// LASER
module LASER (
    input CLK,
    input RST,
    input [3:0] X,
    input [3:0] Y,
    output reg [3:0] C1X,
    output reg [3:0] C1Y,
    output reg [3:0] C2X,
    output reg [3:0] C2Y,
    output reg DONE);
  parameter DATA_WIDTH      = 4;
  parameter VALID_POINT_NUM = 40;
  parameter VALID_POINT_NUM_BY_FOUR = 10;
  parameter ITER_NUM        = 4;
  parameter VALID_PTS_WIDTH       = 6;
  parameter RADIUS = 4;
  integer idx,depth;
  reg[6:0] currentState, nextState;
  localparam IDLE         = 7'b0000001;
  localparam RD_DATA      = 7'b0000010;
  localparam FIRST_TRY_C1 = 7'b0000100;
  localparam FIND_C2      = 7'b0001000;
  localparam FIND_C1      = 7'b0010000;
  localparam EVAL         = 7'b0100000;
  localparam FINISH         = 7'b1000000;
  wire state_IDLE         = currentState[0];
  wire state_RD_DATA      = currentState[1];
  wire state_FIRST_TRY_C1 = currentState[2];
  wire state_FIND_C2      = currentState[3];
  wire state_FIND_C1      = currentState[4];
  wire state_EVAL         = currentState[5];
  wire state_DONE         = currentState[6];
  reg[5:0] valid_pts_cnt;
  reg[DATA_WIDTH-1:0] row_ptr,col_ptr;
  reg[2:0] iters_cnt ;
  wire[1:0] rd_data_in_switch = valid_pts_cnt[1:0];
  reg[VALID_PTS_WIDTH-1:0] curr_valid_Num_acc_ff;
  reg[VALID_PTS_WIDTH-1:0] best_Num_ff;
  ...
==> flow/config.mk <==
export PLATFORM = sky130hd
export DESIGN_NAME = LASER
export DESIGN_NICKNAME = LASER
export VERILOG_FILES = /design/flow/design.v
export SDC_FILE = /design/flow/constraint.sdc
export NUM_CORES = 4
export LEC_CHECK = 0
export ABC_AREA = 0
export CAP_MARGIN = 0
export CELL_PAD_IN_SITES_DETAIL_PLACEMENT = 0
export CORE_MARGIN = 9
export CORE_UTILIZATION = 23
export CTS_CLUSTER_DIAMETER = 90
export GPL_ROUTABILITY_DRIVEN = 0
export GPL_TIMING_DRIVEN = 1
export HOLD_SLACK_MARGIN = 0.14
export MAX_ROUTING_LAYER = met4
export MIN_ROUTING_LAYER = met2
export PLACE_DENSITY_LB_ADDON = 0.02
export SETUP_SLACK_MARGIN = 2.19
export SLEW_MARGIN = 30
export TNS_END_PERCENT = 70
==> flow/constraint.sdc <==
create_clock -name core_clock -period 9.85 [get_ports {CLK}]
set_input_delay 1.9700 -clock core_clock [delete_from_list [all_inputs] [get_ports {CLK}]]
set_output_delay 1.9700 -clock core_clock [all_outputs]
set_load 0.01 [all_outputs]
run.sh (not shown) runs the stock make flow with config.mk's settings and CLKGATE_MAP_FILE=.
The baseline passed the timing, DRC and antenna checks.
Rerun with:
Settings changed: CAP_MARGIN 0 to 20, CELL_PAD_IN_SITES_DETAIL_PLACEMENT 0 to default, CORE_MARGIN 9 to 2, CORE_UTILIZATION 23 to 67, CTS_CLUSTER_DIAMETER 90 to default, CTS_CLUSTER_SIZE from default to 15, GPL_ROUTABILITY_DRIVEN 0 to default, GPL_TIMING_DRIVEN 1 to default, HOLD_SLACK_MARGIN 0.14 to default, MAX_ROUTING_LAYER met4 to default, MIN_ROUTING_LAYER met2 to default, PLACE_DENSITY_LB_ADDON 0.02 to default, SETUP_SLACK_MARGIN 2.19 to 1.03, SLEW_MARGIN 30 to 20, TNS_END_PERCENT 70 to default.
Clock period 9.85 ns to 3.51 ns, I/O delays scaled along.
=> Now the flow finished with negative setup slack left. Clock power climbs to 2.6 times its value. Cell count drops by 16%. Hold slack improves by 9.5 ps. Power rose to 3.3 times its value. First-iteration DRC count went up by 31%. Sequential cell count does not change. Design area came out higher by 11%. Die size went down by 68%. Via count went down by 7.1%. Utilization rose by 61 points.
Rerun with:
Settings changed: ABC_AREA 0 to 1, CORE_UTILIZATION 67 to 70, CTS_CLUSTER_DIAMETER from default to 229, PLACE_DENSITY_LB_ADDON from default to 0.13, SETUP_SLACK_MARGIN 1.03 to -0.18.
Effect: The new run ran to the end with violations: negative setup slack; count of clock-buffer cells in the layout goes down by 11; setup slack loses 42 ps; worst hold slack loses 3.1 ps; global-route usage goes up by 6.7 points; wire length goes up by about 24%.
Rerun with:
Settings changed: ABC_AREA 1 to default, CORE_UTILIZATION 70 to 64, CTS_CLUSTER_DIAMETER 229 to default, CTS_CLUSTER_SIZE 15 to default, PLACE_DENSITY_LB_ADDON 0.13 to default, SETUP_SLACK_MARGIN -0.18 to default.
The new run completed, yet does not pass: negative setup slack.
Design area falls by 1.5%.
Worst setup slack is better by 260 ps.
Cell count shrinks by about 15%.
Global-route usage falls by 12 points.
Total power is lower by about 0.4%.

LASER again, from the RTL that the note above started with.
Settings: LEC_CHECK=0, CAP_MARGIN=40, CORE_MARGIN=2, CORE_UTILIZATION=67, CTS_CLUSTER_DIAMETER=370, CTS_CLUSTER_SIZE=18, SETUP_SLACK_MARGIN=-0.25, SLEW_MARGIN=20; clock period 3.51 ns.
The baseline finished with setup timing left.
Then changed:
==> flow/config.mk (replaced) <==
export PLATFORM = sky130hd
export DESIGN_NAME = LASER
export DESIGN_NICKNAME = LASER
export VERILOG_FILES = /design/flow/design.v
export SDC_FILE = /design/flow/constraint.sdc
export NUM_CORES = 4
export LEC_CHECK = 0
export CAP_MARGIN = 20
export CORE_MARGIN = 2
export CORE_UTILIZATION = 70
export CTS_CLUSTER_SIZE = 24
export SETUP_SLACK_MARGIN = -0.31
export SLEW_MARGIN = 20
After rerunning: The new run finished with setup timing left. Worst setup slack gets worse by 1.3 ns. Global-route usage rose by 14 points. Final area rose by about 3.4%. Wire length rose by 56%. Non-clock buffer count rose by 3. Fmax fell by 18%. Sequential power rose by about 5%. First-iteration DRC count rose by about 120%. Combinational power rose by about 20%. Worst hold slack gets worse by 0.0075 ns.

Starting RTL as in the previous note.
==> flow/config.mk <==
export PLATFORM = sky130hd
export DESIGN_NAME = LASER
export DESIGN_NICKNAME = LASER
export VERILOG_FILES = /design/flow/design.v
export SDC_FILE = /design/flow/constraint.sdc
export NUM_CORES = 4
export LEC_CHECK = 0
export ABC_AREA = 1
export CAP_MARGIN = 20
export CORE_MARGIN = 2
export CORE_UTILIZATION = 70
export CTS_CLUSTER_SIZE = 15
export GPL_ROUTABILITY_DRIVEN = 0
export PLACE_DENSITY_LB_ADDON = 0.13
export SETUP_SLACK_MARGIN = 1.54
export SLEW_MARGIN = 20
==> flow/constraint.sdc <==
create_clock -name core_clock -period 5.4 [get_ports {CLK}]
set_input_delay 1.0800 -clock core_clock [delete_from_list [all_inputs] [get_ports {CLK}]]
set_output_delay 1.0800 -clock core_clock [all_outputs]
set_load 0.01 [all_outputs]
The first run finished but failed the layout checks on negative setup slack.
==> next run, changes <==
- CORE_UTILIZATION: 70 -> 67
- GPL_ROUTABILITY_DRIVEN: 0 -> default
- PLACE_DENSITY_LB_ADDON: 0.13 -> default
- SETUP_SLACK_MARGIN: 1.54 -> default
- clock period: 5.4 -> 3.51 ns (I/O delays scaled with it)
The changed run completed and failed the layout checks on negative setup slack.
Synthesized cell count does not change.
Utilization grows by 2.7 points.
Critical path depth grows by 4.
==> next run, changes <==
- ABC_AREA: 1 -> default
- CORE_UTILIZATION: 67 -> 64
- CTS_CLUSTER_SIZE: 15 -> default
- SETUP_SLACK_MARGIN: default -> 0.99
- clock period: 3.51 -> 3.77 ns (I/O delays scaled with it)
What happened:
- With this change the flow died in global routing
- die size grows by 2.1%
- synthesized area fell by about 2.4%
- synthesized cell count goes down by 24%
==> next run, changes <==
- CORE_UTILIZATION: 64 -> 71
- PLACE_DENSITY_LB_ADDON: default -> 0.24
- SETUP_SLACK_MARGIN: 0.99 -> 1.57
- clock period: 3.77 -> 5.43 ns (I/O delays scaled with it)
Outcome: The new run failed in global routing on ODB-0269. Area after synthesis stays the same. Die size fell by about 10%. Synthesized cell count stays the same.

## lane 1
LASER again, from the RTL that the note above started with.
Design LASER, start of the top module:
module LASER (
    input CLK,
    input RST,
    input [3:0] X,
    input [3:0] Y,
    output reg [3:0] C1X,
    output reg [3:0] C1Y,
    output reg [3:0] C2X,
    output reg [3:0] C2Y,
    output reg DONE);
  parameter DATA_WIDTH      = 4;
  parameter VALID_POINT_NUM = 40;
  parameter VALID_POINT_NUM_BY_FOUR = 10;
  parameter ITER_NUM        = 4;
  parameter VALID_PTS_WIDTH       = 6;
  parameter RADIUS = 4;
  integer idx,depth;
  reg[6:0] currentState, nextState;
  localparam IDLE         = 7'b0000001;
  localparam RD_DATA      = 7'b0000010;
  localparam FIRST_TRY_C1 = 7'b0000100;
  localparam FIND_C2      = 7'b0001000;
  localparam FIND_C1      = 7'b0010000;
  localparam EVAL         = 7'b0100000;
  localparam FINISH         = 7'b1000000;
  wire state_IDLE         = currentState[0];
  wire state_RD_DATA      = currentState[1];
  wire state_FIRST_TRY_C1 = currentState[2];
  wire state_FIND_C2      = currentState[3];
  wire state_FIND_C1      = currentState[4];
  wire state_EVAL         = currentState[5];
  wire state_DONE         = currentState[6];
  reg[5:0] valid_pts_cnt;
  reg[DATA_WIDTH-1:0] row_ptr,col_ptr;
  reg[2:0] iters_cnt ;
  wire[1:0] rd_data_in_switch = valid_pts_cnt[1:0];
  reg[VALID_PTS_WIDTH-1:0] curr_valid_Num_acc_ff;
  reg[VALID_PTS_WIDTH-1:0] best_Num_ff;
  reg[DATA_WIDTH-1:0] bestC1X_ff,bestC1Y_ff,bestC2X_ff,bestC2Y_ff;
  reg[DATA_WIDTH-1:0] valid_pts_X_cir_buf[0:VALID_POINT_NUM_BY_FOUR-1][0:3];
  reg[DATA_WIDTH-1:0] valid_pts_Y_cir_buf[0:VALID_POINT_NUM_BY_FOUR-1][0:3];
  reg [VALID_PTS_WIDTH-1:0] det_inside_C1;
  reg [VALID_PTS_WIDTH-1:0] det_inside_C2;
  ...
export LEC_CHECK = 0
export CAP_MARGIN = 20
export CORE_MARGIN = 2
export CORE_UTILIZATION = 71
export CTS_CLUSTER_SIZE = 49
export PLACE_DENSITY_LB_ADDON = 0.0
export SETUP_SLACK_MARGIN = 1.19
export SLEW_MARGIN = 20
create_clock -name core_clock -period 4.53 [get_ports {CLK}]
Lane 1 never completed; the flow aborted with a tool error in global routing (5_1_grt).
What lane 2 does differently from lane 1 at the input level:
- CORE_UTILIZATION: 71 -> 67
- PLACE_DENSITY_LB_ADDON: 0.0 -> unset
- SETUP_SLACK_MARGIN: 1.19 -> -0.25
- CTS_CLUSTER_SIZE: 49 -> 18
- the clock period (ns, I/O delays scaled along): 4.53 -> 3.51
Results
In lane 2 the implementation ran to completion but is not tape-out ready, as the final checks report negative setup slack.
Lane 2 against lane 1: chip area in the Yosys report was more or less identical; instance count after placement with tap cells included now sits higher; last weighted congestion value of the routability-driven placer flat; site row count rose by 3.5%; post-place setup slack went down by 0.94 ns.
Lane 2 vs. lane 1: total CTS buffers now sits higher, die area now sits higher, fraction of the core area occupied by cells at floorplan now sits lower, width of the die now sits higher.
Against lane 1, lane 2 comes in about 6.5% higher on core footprint.
Cmp lane 2 and lane 1 / vertical die size / higher: lane 2
--- input diff lane 2..lane 3 ---
- swapping 67 for 31 in CORE_UTILIZATION
- clearing SETUP_SLACK_MARGIN, which used to be -0.25
- clearing CTS_CLUSTER_SIZE, which used to be 18
- swapping 3.51 for 7.55 in the clock period (ns, I/O delays scaled along)
--- outcome ---
Across lane 2 and lane 3, a clean result was obtained everywhere but in lane 2. Lane 2 finished every stage; the final checks, however, were not passed, the failures being negative setup slack. Endpoint of the worst setup timing path: best_Num_ff[2] -> lane 3, bestC1Y_ff[1] -> lane 2. What lane 3 reported for non-clock buffer count has to be multiplied by 7.0 to get the figure for lane 2. Changes observed in lane 3 relative to lane 2: global-route wire length before repair saw a decrease; die outline area saw an increase. Taking lane 3 over lane 2, the non-filler instance count after layout ratio works out to 1.06.
## Diff of input files: lane 4 against lane 3
- CORE_UTILIZATION: 31 -> 40
- the clock period (ns, I/O delays scaled along): 7.55 -> 6.5
Notes after the runs:
Looking at worst hold slack across both flows, lane 4 is the stronger of the two, with lane 3 trailing. After detailed routing, lane 3 needs less wire than lane 4. Lane 4 reached the end of the flow, and the finished layout is clean on the timing, DRC and antenna checks. Between lane 3 and lane 4, the flow reports routability congestion estimate from global placement increasing by a few percent. Cmp lane 4 and lane 3 / ratio of final minimum period to clock period / higher: lane 4. Re first-pass GRT wire length: lane 3 was lower than lane 4. Delta (lane 4 minus lane 3): maximum buffer depth of the clock tree saw little to no change, biggest fanout along the worst timing path down 5, global-route usage went up by 3.9 points.

Setup of alpha:
Starting RTL as in the previous note.
Settings: LEC_CHECK=0, CAP_MARGIN=20, CORE_MARGIN=2, CORE_UTILIZATION=40, GPL_ROUTABILITY_DRIVEN=1, GPL_TIMING_DRIVEN=0, HOLD_SLACK_MARGIN=0.16, PLACE_DENSITY_LB_ADDON=0.03, SLEW_MARGIN=20; clock period 9.96 ns.
In summary, alpha completed successfully, with a layout that passed the timing, DRC and antenna checks.
Modified inputs, beta compared to alpha
Settings: ABC_AREA now 1, previously not set; HOLD_SLACK_MARGIN no longer set, was 0.16; PLACE_DENSITY_LB_ADDON no longer set, was 0.03; GPL_ROUTABILITY_DRIVEN no longer set, was 1; GPL_TIMING_DRIVEN no longer set, was 0; CORE_UTILIZATION now 72, was 40; the clock period (ns, I/O delays scaled along) now 7.55, was 9.96.
==> comparison <==
The slowest cell on the critical path comes out sky130_fd_sc_hd__nor2_1 in one run and sky130_fd_sc_hd__fa_1 in the other, namely in alpha and beta respectively. alpha → beta: clock power increased by 36% relative to the old numbers, number of instances in the synthesized netlist rose by about 30%, slew of the pin with the lowest slew margin moved down. Relative to alpha, area of the die has gone down in beta. When the final numbers for beta and alpha were put side by side, the final setup slack of the worst path turned out to be greater in alpha. Core utilization | beta above alpha. Re synthesized-area fraction occupied by xor and xnor cells: beta is 3.5 points down on alpha.
Input-level comparison between gamma and beta:
Settings: a change of CORE_UTILIZATION from 72 to 68.
==> comparison <==
Comparing gamma and beta, antenna diode instance count is higher on beta.
Against beta, wire length of the first global-routing pass in gamma came out better.
Clock latency at the later pin of the worst-skew pair in gamma is 0.02 ns lower than in beta
Looking at setup slack after layout, gamma sits 0.37 ns above beta.
Taking beta as the reference point, the total power of gamma falls by 5.8%.
On share of final layout cell area taken by non-clock buffers, gamma and beta are basically level.
First-iteration detailed-routing DRC count (lower): gamma
Against beta, power attributed to sequential cells in gamma fell slightly.
Relative to gamma, the following input files were edited for delta:
Settings: setting PLACE_DENSITY to 0.67 for the first time; removing ABC_AREA (formerly 1); changing CORE_UTILIZATION from 68 to 72; setting SETUP_SLACK_MARGIN to -0.32 for the first time; changing the clock period (ns, I/O delays scaled along) from 7.55 to 5.43.
### Flow results
- Layout checks on delta: not met. Flow itself completed; violations: setup timing.
- Looking at clock network fraction of design power, delta sits 4.8 points lower than gamma does.
- The power group with the highest consumption comes out sequential cells in one run and combinational cells in the other, namely in gamma and delta respectively.
- For number of nets at the end of the flow, dividing the value from gamma by the value from delta gives 1.11.
- Changes observed in delta relative to gamma: peak ir drop on the vdd network has increased, synthesized area has decreased.
- Per the comparison of delta with gamma, clock slew at the register clock pins of the worst setup and hold paths level, worst hold slack after final layout flat, number of design-rule violations left by the first detailed-router iteration went up, number of standard cells after synthesis now smaller, met3 demand-to-capacity share in global routing climbed 15 points.
- In delta relative to gamma, die area had gone down by a little under 10%.

Starting RTL as in the previous note.
export LEC_CHECK = 0
export ABC_AREA = 1
export CAP_MARGIN = 0
export CELL_PAD_IN_SITES_DETAIL_PLACEMENT = 1
export CORE_MARGIN = 2
export CORE_UTILIZATION = 40
export CTS_CLUSTER_SIZE = 70
export GPL_ROUTABILITY_DRIVEN = 1
export GPL_TIMING_DRIVEN = 0
export HOLD_SLACK_MARGIN = 0.14
export MIN_ROUTING_LAYER = met1
export PLACE_DENSITY = 0.79
export SLEW_MARGIN = 20
create_clock -name core_clock -period 9.96 [get_ports {CLK}]
Rerun with:
Settings changed: ABC_AREA 1 to default, CAP_MARGIN 0 to 20, CELL_PAD_IN_SITES_DETAIL_PLACEMENT 1 to default, CTS_CLUSTER_SIZE 70 to default, GPL_ROUTABILITY_DRIVEN 1 to 0, HOLD_SLACK_MARGIN 0.14 to default, MIN_ROUTING_LAYER met1 to default, PLACE_DENSITY 0.79 to default, SETUP_SLACK_MARGIN from default to -0.06.
Clock period 9.96 ns to 6.5 ns, I/O delays scaled along.
The new run finished but fails on setup timing.
Via count went down by about a fifth.
Synthesized cell count shrinks by a quarter to a third.
Final area grows by a few percent.
Sequential cell count is unchanged.
Non-clock buffer count grows by 79.
Count of clock-buffer cells in the layout climbs by 2.
Cell count goes down by about a fifth.
Global-route usage falls by 5.3 points.
Core utilization is higher by 2.5 points.
Die size came out lower by a few percent.
Worst hold slack is better by 0.0036 ns.
Rerun with:
Settings changed: CORE_UTILIZATION 40 to 71, CTS_CLUSTER_DIAMETER from default to 109, GPL_ROUTABILITY_DRIVEN 0 to default, GPL_TIMING_DRIVEN 0 to default, PLACE_DENSITY from default to 0.63, SETUP_SLACK_MARGIN -0.06 to default.
Clock period 6.5 ns to 5.43 ns, I/O delays scaled along.
The changed run produced a layout that fails on setup timing.
Register-to-register slack loses 1.4 ns.
Via count is higher by 36%.
Cell area increases by 5.6%.
Power is estimated from default activity; no workload was simulated.
